== v52 ==
// Viterbi
module Viterbi(Dx, Rx, oen, rxrdy, clock, seqrdy,reset
    );
output Dx;
output oen;
output rxrdy;
input [1:0] Rx;
input seqrdy;
input reset;
input clock;
wire[3:0] A0_out;
wire[3:0] A1_out;
wire[3:0] A2_out;
wire[3:0] A3_out;
wire[3:0] A4_out;
wire[3:0] A5_out;
wire[3:0] A6_out;
wire[3:0] A7_out;
 wire [3:0] acs0_pm_out;
 wire [3:0] acs1_pm_out;
 wire [3:0] acs2_pm_out;
 wire [3:0] acs3_pm_out;
 wire [3:0] acs4_pm_out;
 wire [3:0] acs5_pm_out;   
 wire [3:0] acs6_pm_out;   
 wire [3:0] acs7_pm_out;
wire acs0_label;
wire acs1_label;
wire acs2_label;
wire acs3_label;
wire acs4_label;
wire acs5_label;
wire acs6_label;
wire acs7_label;
wire len;
wire aen;
wire [3:0] min_metric;
assign rxrdy = len;
wire [1:0] HD1;	wire [1:0] HD9;
wire [1:0] HD2;	wire [1:0] HD10;
wire [1:0] HD3;   wire [1:0] HD11;
wire [1:0] HD4;	wire [1:0] HD12;
wire [1:0] HD5;	wire [1:0] HD13;
wire [1:0] HD6;	wire [1:0] HD14;
wire [1:0] HD7;	wire [1:0] HD15;
wire [1:0] HD8;	wire [1:0] HD16;
BMU U1(.HD1(HD1), .HD2(HD2), .HD3(HD3), .HD4(HD4), .HD5(HD5), .HD6(HD6), .HD7(HD7), .HD8(HD8), .HD9(HD9), .HD10(HD10), .HD11(HD11), .HD12(HD12), .HD13(HD13), .HD14(HD14), .HD15(HD15), .HD16(HD16), .Rx(Rx), .len(len & seqrdy), .clock(clock), .reset(reset)
);
ACSU U2(.acs0_pm_out(acs0_pm_out), .acs1_pm_out(acs1_pm_out), 
              .acs2_pm_out(acs2_pm_out), .acs3_pm_out(acs3_pm_out), 
              .acs4_pm_out(acs4_pm_out), .acs5_pm_out(acs5_pm_out), 
              .acs6_pm_out(acs6_pm_out), .acs7_pm_out(acs7_pm_out),
              .acs0_label(acs0_label),   .acs1_label(acs1_label), 
              .acs2_label(acs2_label),   .acs3_label(acs3_label), 
              .acs4_label(acs4_label),   .acs5_label(acs5_label), 
              .acs6_label(acs6_label),   .acs7_label(acs7_label),
              .acs0_pm_ina(A0_out),  .acs0_pm_inb(A4_out), .HD0_ina(HD1), .HD0_inb(HD9),
              .acs1_pm_ina(A0_out),  .acs1_pm_inb(A4_out), .HD1_ina(HD2), .HD1_inb(HD10),
              .acs2_pm_ina(A1_out),  .acs2_pm_inb(A5_out), .HD2_ina(HD3), .HD2_inb(HD11),
              .acs3_pm_ina(A1_out),  .acs3_pm_inb(A5_out), .HD3_ina(HD4), .HD3_inb(HD12),
              .acs4_pm_ina(A2_out),  .acs4_pm_inb(A6_out), .HD4_ina(HD5), .HD4_inb(HD13),
  ...
Size: ~2,000 cells after synthesis, roughly 250 flip-flops, roughly 8 I/O pins.
clock: 6.24 ns
lec_check: 0
abc_area: 1
cap_margin: 40
core_aspect_ratio: 0.99
core_margin: 3
core_utilization: 72
cts_cluster_diameter: 364
cts_cluster_size: 15
max_routing_layer: met4
place_density_lb_addon: 0.2
slew_margin: 10
run.sh (not shown) runs the stock make flow with config.mk's settings and CLKGATE_MAP_FILE=.
Run status, v52: aborted in global routing (5_1_grt), error GRT-0232
#### Input delta (v18 over v52)
# v52
export LEC_CHECK = 0
export ABC_AREA = 1
export CAP_MARGIN = 40
export CORE_ASPECT_RATIO = 0.99
export CORE_MARGIN = 3
export CORE_UTILIZATION = 72
export CTS_CLUSTER_DIAMETER = 364
export CTS_CLUSTER_SIZE = 15
export MAX_ROUTING_LAYER = met4
export PLACE_DENSITY_LB_ADDON = 0.2
export SLEW_MARGIN = 10
create_clock -name core_clock -period 6.24 [get_ports {clock}]
# v18
export LEC_CHECK = 0
export CAP_MARGIN = 20
export CORE_MARGIN = 2
export CORE_UTILIZATION = 72
export PLACE_DENSITY = 0.4
export SLEW_MARGIN = 20
create_clock -name core_clock -period 6.57 [get_ports {clock}]
Results
As the logs show, v18 stopped at clock tree synthesis (4_1_cts) after a tool error, so it never reached the end of the flow. Taking v52 as the reference point, the cell total in the yosys stat output of v18 falls by 19%. Looking at worst-case setup slack after placement, v18 sits 0.39 ns lower than v52 does. Diff v52 and v18: synthesized-area fraction occupied by and/or/nand/nor cells higher in v52. Count of cell types in the netlist was higher in the run labelled v18. Gate count of the mapped netlist, v52 and v18, lower one = v18. Total core area, v18 vs v52: up by a few percent. Run comparison: v18 main logic family after synthesis multiplexers; v52 main logic family after synthesis simple AND/OR/NAND/NOR gates. | fraction of the mapped netlist area in adder cells | v18 vs v52 | ≈ equal |.
#### Input delta (v14 over v18)
# v18
export LEC_CHECK = 0
export CAP_MARGIN = 20
export CORE_MARGIN = 2
export CORE_UTILIZATION = 72
export PLACE_DENSITY = 0.4
export SLEW_MARGIN = 20
create_clock -name core_clock -period 6.57 [get_ports {clock}]
# v14
export LEC_CHECK = 0
export CAP_MARGIN = 20
export CORE_MARGIN = 2
export CORE_UTILIZATION = 72
export CTS_CLUSTER_DIAMETER = 382
export CTS_CLUSTER_SIZE = 10
export SETUP_SLACK_MARGIN = 2.58
export SLEW_MARGIN = 20
export TNS_END_PERCENT = 5
create_clock -name core_clock -period 8.67 [get_ports {clock}]
Findings:
- The run showing the smaller total instance count after detailed placement is v14.
- Core footprint: v18 vs v14 identical
- v18: it failed during clock tree synthesis (4_1_cts), and the tool reported DPL-0033.
- v14 has completed all stages; timing, DRC and antenna checks passed.
- As far as number of input and output port buffers inserted goes, v14 and v18 are indistinguishable; the numbers are identical.
- Relative to v18, routability-driven placement congestion ratio has decreased by 6.3% in v14.
- When the final numbers for v14 and v18 were put side by side, the total cell area at the placement stage turned out to be smaller in v14.
Inputs modified between v14 and v40:
# v14
export LEC_CHECK = 0
export CAP_MARGIN = 20
export CORE_MARGIN = 2
export CORE_UTILIZATION = 72
export CTS_CLUSTER_DIAMETER = 382
export CTS_CLUSTER_SIZE = 10
export SETUP_SLACK_MARGIN = 2.58
export SLEW_MARGIN = 20
export TNS_END_PERCENT = 5
create_clock -name core_clock -period 8.67 [get_ports {clock}]
# v40
export LEC_CHECK = 0
export ABC_AREA = 1
export CAP_MARGIN = 20
export CORE_MARGIN = 2
export CORE_UTILIZATION = 72
export CTS_CLUSTER_DIAMETER = 395
export CTS_CLUSTER_SIZE = 95
export PLACE_DENSITY = 0.39
export SETUP_SLACK_MARGIN = 0.62
export SLEW_MARGIN = 20
create_clock -name core_clock -period 2.62 [get_ports {clock}]
Notes after the runs:
v14 → v40: cell area after placement up 7.4%; pre-CTS setup slack went down 4.26 ns.
Cmp v14 and v40 / XOR/XNOR share of the synthesized area / lower: v40
In v40 relative to v14, vertical die size had gone down slightly.
v40 vs. v14: synthesized area moved down; multiplexer share of the synthesized area went down.
As far as core utilization before placement is concerned, v14 and v40 perform about the same.
Against v14, total cells reported by yosys after synthesis in v40 rose by more than 10%.
Half-perimeter wire length of the detailed placement result was higher in v40 than in v14.
Die: v40 smaller than v14
v40: GRT-0232 in global routing (5_1_grt) -> run aborted
v14 ran to completion and came out clean on the timing, design-rule and antenna checks.
In v40, the quantity of gates resized following cts came out about 120% above the value in v14.
